==> inputs of wip/umber <==
==> flow/design.v <==
`timescale 1ns / 1ps
 module PWM(
    input clk,
	 input rst,
	 input  wire   [2:0] ctr,
	 output reg 	pwm_left_out,				 
	 output reg    pwm_right_out,           
	 output reg [3:0] ctr_dir_out       
    );
	 reg  [19:0]  countleft; 
	 reg  [19:0]  countright; 
	 reg [19:0]left;
	 reg [19:0]right;
	 always@(posedge clk)
	 if(rst)
		begin
		left<=20'h0;
		right<=20'h0;
		ctr_dir_out<=4'b0000;
		end
	 else
	 casex(ctr)
		3'b000:                   
			begin
			left<=20'h24a;
			right<=20'h24a;
			ctr_dir_out<=4'b0101;
			end
		3'b110:                      
			begin
			left<=20'h24a;
			right<=20'h75;
			ctr_dir_out<=4'b0101;
			end
		3'b111:                      
			begin
			left<=20'h24a;
			right<=20'h111;
			ctr_dir_out<=4'b0101; 
			end
		3'b101:                      
			begin
			left<=20'h75;
			right<=20'h24a;
			ctr_dir_out<=4'b0101;
			end
		3'b100:                      
			begin
			left<=20'h111;
			right<=20'h24a;
			ctr_dir_out<=4'b0101;
			end
		3'b011:                      
			begin
			left<=20'h298;
			right<=20'h298;
			ctr_dir_out<=4'b1010;
			end
		3'b010:                      
			begin
			left<=20'h298;
			right<=20'h298;
			ctr_dir_out<=4'b0101;
			end
		3'b001:                      
			begin
			left<=20'h187;
			right<=20'h187;
			ctr_dir_out<=4'b0000;
			end
		endcase
	always@(posedge clk)
		if(rst)
			begin
			countleft=20'b0;
			pwm_left_out=0;
			end
		else
		begin
			countleft=countleft+1;
			if(countleft<=left)
				begin
				pwm_left_out=1;
				end
			else begin
			pwm_left_out=0;
			end
			if(countleft>=20'h30d)
			begin
			countleft=0;
			end
		end
	always@(posedge clk)
		if(rst)
			begin
			countright=20'b0;
			pwm_right_out=0;
			end
		else
		begin
			countright=countright+1;
			if(countright<=right)
				begin
				pwm_right_out=1;
				end
			else begin
			pwm_right_out=0;
			end
			if(countright>=20'h30d)
			begin
			countright=0;
			end
		end
endmodule
`timescale 1ns / 1ps
module HongWai(
	 input clk,
	 input rst,
    output reg [2:0]ctr,
	 input wire [1:0]hwsignal,
	 output reg [1:0]leds_hw
    );
	 always@(posedge clk)                  
    begin
	 if(rst)
		leds_hw<=2'b00;
	 else
	 leds_hw<=hwsignal;
	 end
	 always@(posedge clk)
		if(rst)
			ctr<=3'b000;
		else
		casex(hwsignal)
		2'b00:
			begin
			ctr<=3'b000;
			end
		2'b10:
			begin
			ctr<=3'b101;       
			end
		2'b01:
			begin
			ctr<=3'b110;
			end
		2'b11:
			begin
			ctr<=3'b000;
			end
		endcase
endmodule
`timescale 1ns / 1ps
module ChaoShengBo(
	 input clk,
	 input rst,
	 output reg [2:0]ctr,
	 output reg En_o,
	 output reg En_negedge_o,
	 output reg Trig,
	 input wire Echo,
	 input wire [1:0]hwsignal,
	output reg En_tag
    );
	 reg [23:0]count;           
	 reg [23:0]timecount;       
	 reg [23:0]keep_obstacle_time;
	 reg [23:0]keep_no_obstacle_time;     
	 reg En;                     
	 reg [31:0]turnleft_count;      
	 reg [1:0]temp;
	 reg [1:0]Echo_temp;
	 reg En_negedge;
	 reg tag;
	 reg [31:0]tag_count;      
	 reg [31:0]count_total; 
	 reg count_tag;
	 always@(posedge clk)
	 if(rst)
	 begin
	 count=24'b0;
	 Trig=1'b0;
	 end
	 else
	 begin
	 count=count+1;
	 if(count>=24'h1312d)       
		begin
		Trig=1'b1;
		end
	if(count==24'h13136)           
		begin
		Trig=1'b0;
		count=24'b0;
		end
	 end
	 always@(posedge clk)
	 if(rst)
		begin
		timecount=24'b0;
		keep_obstacle_time<=24'b0;
		En=0;
		keep_no_obstacle_time=24'b0;
		turnleft_count=32'b0;
		temp<=2'b0;
		Echo_temp<=2'b0;
		En_negedge=0;
		ctr<=3'b000;
		En_tag=0;
		tag=0;
		tag_count=0;
		count_total=0;
		count_tag=0;
		En_o<=0;
		En_negedge_o<=0;
		end
	 else
	 begin
	 keep_obstacle_time<=timecount;
	 if(Echo)
		begin
		timecount=timecount+1;
		end
	  Echo_temp[0]<=Echo;
	  Echo_temp[1]<=Echo_temp[0]; 
	  if((Echo_temp==2'b10)&&(keep_obstacle_time>=24'h1e84))
	  begin
	  timecount=24'b0;
	  En=0;
	  end
	  if((keep_obstacle_time<=24'h6b7)&&(keep_obstacle_time>=24'h4e)&&(Echo_temp==2'b10))
		begin
		timecount=24'b0;
		En=1;
		ctr<=3'b111;
		end
	 temp[0]<=En;
	 temp[1]<=temp[0];
	 if(temp==2'b10)
	 begin
	 En_negedge=1;
	 tag=1;
	 count_tag=1;
	 end
	 if(count_tag==1)
	 begin
	 count_total=count_total+1;
	 end
	 if(En_negedge&(turnleft_count<=32'h1443fd)&(turnleft_count>32'h8583b))
	 begin
	 turnleft_count=turnleft_count+1;
	  ctr<=3'b100;
	 end
	 if(En_negedge&(turnleft_count<=32'h8583b))
	 begin
	 turnleft_count=turnleft_count+1;
	  ctr<=3'b000;
	 end
	  if(En_negedge&(turnleft_count<=32'h1a39de)&(turnleft_count>32'h1443fd))
	 begin
	 turnleft_count=turnleft_count+1;
	  ctr<=3'b111;
	 end
	 if(turnleft_count>=32'h1a39de)
	 begin
	 En_negedge=0;
	 turnleft_count=32'b0;
	 end
	 if(tag==1&((hwsignal==2'b10)|(hwsignal==2'b00)))
	 begin
	 En_tag=1;
	 tag_count=tag_count+1;
	 ctr<=3'b110;
	 end
	 if(tag_count>=32'h5f5e1)
	 begin
	 En_tag=0;
	 tag_count=0;
	 tag=0;
	 count_total=0;
	 count_tag=0;
	 end
	 if(count_total>=32'h5f5e10)
	 begin
	 En_tag=0;
	 tag_count=0;
	 tag=0;
	 count_total=0;
	 count_tag=0;
	 end
	 En_o<=En;
	 En_negedge_o<=En_negedge;
	 end
endmodule
`timescale 1ns / 1ps
module Bluetooth(
    input clk,
	 input rst,
	 input Rx,
	 output Tx,
	 output reg [7:0] seg_data,
	 output [7:0] seg_slect,
	 output reg bl_En,
	 output reg [2:0] bl_ctr
    );
	 reg EnRead;
	 reg [19:0]fp;
	 reg [16:0]seg_fp;
	 reg seg_fp_clk;
	 reg [7:0]data;
	 reg [7:0]seg_data_r;
	 reg bl_En_r;
	 reg [2:0]bl_ctr_r;
	 assign seg_slect=8'hfe;
	 assign Tx=1'b0;
	 always@(posedge clk)
	 if(rst)
	 begin
	 EnRead=0;
	 fp=20'h0;
	 data=8'hfe;
	 seg_fp=17'h0;
	 seg_fp_clk=0;
	 seg_data_r=8'h0;
	 bl_En_r=0;
	 bl_ctr_r=3'b001;
	 seg_data<=8'h0;
	 bl_En<=0;
	 bl_ctr<=3'b001;
	 end
	 else
	 begin
		if(Rx==0)
			begin
				EnRead=1;
			end
		if(EnRead)
			begin
				fp=fp+1;
			end
		case(fp)
		20'h7a:
			begin
				data[0]=Rx;
			end
		20'hcb:
			begin
				data[1]=Rx;
			end
		20'h11d:
			begin
				data[2]=Rx;
			end
		20'h16e:
			begin
				data[3]=Rx;
			end
		20'h1c0:
			begin
				data[4]=Rx;
			end
		20'h211:
			begin
				data[5]=Rx;
			end	
		20'h262:
			begin
				data[6]=Rx;
			end
		20'h2b4:
			begin
				data[7]=Rx;
			end
		20'h305:               
			begin
				EnRead=0;
				fp=20'h0;
			end
		endcase
	 seg_fp=seg_fp+1;
	 if(seg_fp==17'h1fff)
		begin
		seg_fp_clk=0;
		end
		if(seg_fp==17'h3d09)
		begin
		if(seg_fp_clk==0)
		case(data)
	  8'h0:
		begin
		seg_data_r=8'b11000000;
		bl_ctr_r=3'b010;                  
		end
	  8'h1:
		begin
		seg_data_r=8'b11111001;
		bl_ctr_r=3'b111;                  
		end
	  8'h2:
		begin
		seg_data_r=8'b10100100;
		bl_ctr_r=3'b011;                  
		end
	  8'h3:
		begin
		seg_data_r=8'b10110000;
		bl_ctr_r=3'b100;                  
		end
	  8'h4:
		begin
		seg_data_r=8'b10011001;
		bl_ctr_r=3'b001;                 
		end
	  8'h5:
		begin
		seg_data_r=8'b10010010;
		bl_En_r=1;                       
		end
	  8'h6:
		begin
		seg_data_r=8'b10000010;
		bl_En_r=0;                        
		end
	  8'h7:
		begin
		seg_data_r=8'b00000111;
		end
	  8'h8:
		begin
		seg_data_r=8'b01111111;
		end
	  8'h9:
		begin
		seg_data_r=8'b01101111;
		end
	 8'hff:
		begin
		seg_data_r=8'b01110110;
		end
	 8'hfe:
		begin
		seg_data_r=8'b10001100;
		end
	  endcase
		seg_fp_clk=1;
		end
	 seg_data<=seg_data_r;
	 bl_En<=bl_En_r;
	 bl_ctr<=bl_ctr_r;
	 end
endmodule
`timescale 1ns / 1ps
module Top(
	input  clk,
	input  rst,
	output pwm_left_out,
	output pwm_right_out,
	output [3:0] ctr_dir_out,
	output [2:0] led,
	input  [1:0]hwsignal,
	output [1:0]leds_hw,
	output wire [2:0] led_pwm_ctr,
	output Trig,
	input Echo,
	output En_tag,
	output csb_En_negedge,
	input Rx,
	output Tx,
	output [7:0] data,
	output [7:0] seg_slect
    );
	wire [2:0]hw_ctr;
	wire [2:0]ctr;
	wire [2:0]bl_ctr;
	wire csb_En;                    
	wire bl_En;
	wire [2:0]csb_ctr;
	wire [2:0]middctr;
	PWM pwm(.clk(clk),
				.rst(rst),
				.ctr(ctr),
				.pwm_left_out(pwm_left_out),
				.pwm_right_out(pwm_right_out),
				.ctr_dir_out(ctr_dir_out));
	HongWai hw(.clk(clk),
					.rst(rst),
					.ctr(hw_ctr),
					.hwsignal(hwsignal),
					.leds_hw(leds_hw));
	ChaoShengBo csb(.clk(clk),
					.rst(rst),
					.ctr(csb_ctr),
					.En_o(csb_En),
					.En_negedge_o(csb_En_negedge),
					.Trig(Trig),
					.Echo(Echo),
					.hwsignal(hwsignal),
					.En_tag(En_tag)
					);
	Bluetooth bt(.clk(clk),
					.rst(rst),
					.Rx(Rx),
					.Tx(Tx),
					.seg_data(data),
					.seg_slect(seg_slect),
					.bl_ctr(bl_ctr),
					.bl_En(bl_En));
		assign middctr=(csb_En|csb_En_negedge)?csb_ctr:hw_ctr;
		assign ctr=bl_En?bl_ctr:middctr;
		assign led_pwm_ctr=csb_ctr;
		assign led=ctr;
endmodule
==> flow/run.sh <==
#!/bin/bash
# the make line also repeats each setting of config.mk as NAME=value (left out here)
make -C /OpenROAD-flow-scripts/flow DESIGN_CONFIG=/design/flow/config.mk WORK_HOME=/design/flow/orfs CLKGATE_MAP_FILE= finish
==> flow/config.mk <==
export PLATFORM = sky130hd
export DESIGN_NAME = Top
export DESIGN_NICKNAME = Top
export VERILOG_FILES = /design/flow/design.v
export SDC_FILE = /design/flow/constraint.sdc
export NUM_CORES = 4
export LEC_CHECK = 0
export ABC_AREA = 1
export CAP_MARGIN = 20
export CORE_MARGIN = 2
export CORE_UTILIZATION = 72
export CTS_CLUSTER_DIAMETER = 379
export CTS_CLUSTER_SIZE = 15
export SETUP_SLACK_MARGIN = -0.25
export SLEW_MARGIN = 5
==> flow/constraint.sdc <==
create_clock -name core_clock -period 4.99 [get_ports {clk}]
set_input_delay 0.9980 -clock core_clock [delete_from_list [all_inputs] [get_ports {clk}]]
set_output_delay 0.9980 -clock core_clock [all_outputs]
set_load 0.01 [all_outputs]
==> wip/pepper (differences from wip/umber) <==
CTS_CLUSTER_DIAMETER = default   (was 379)
CTS_CLUSTER_SIZE = 14   (was 15)
PLACE_DENSITY_LB_ADDON = 0.15   (was default)
SETUP_SLACK_MARGIN = 1.3   (was -0.25)
SLEW_MARGIN = 20   (was 5)
==> flow/constraint.sdc (replaced) <==
create_clock -name core_clock -period 4.43 [get_ports {clk}]
set_input_delay 0.8860 -clock core_clock [delete_from_list [all_inputs] [get_ports {clk}]]
set_output_delay 0.8860 -clock core_clock [all_outputs]
set_load 0.01 [all_outputs]
==> results <==
wip/pepper ended with an error in clock tree synthesis (4_1_cts) (DPL-0038). wip/umber finished with setup timing left. Area after synthesis is the same in wip/umber and wip/pepper. Die size is the same in wip/pepper and wip/umber. In synthesized cell count, wip/pepper and wip/umber do not differ.
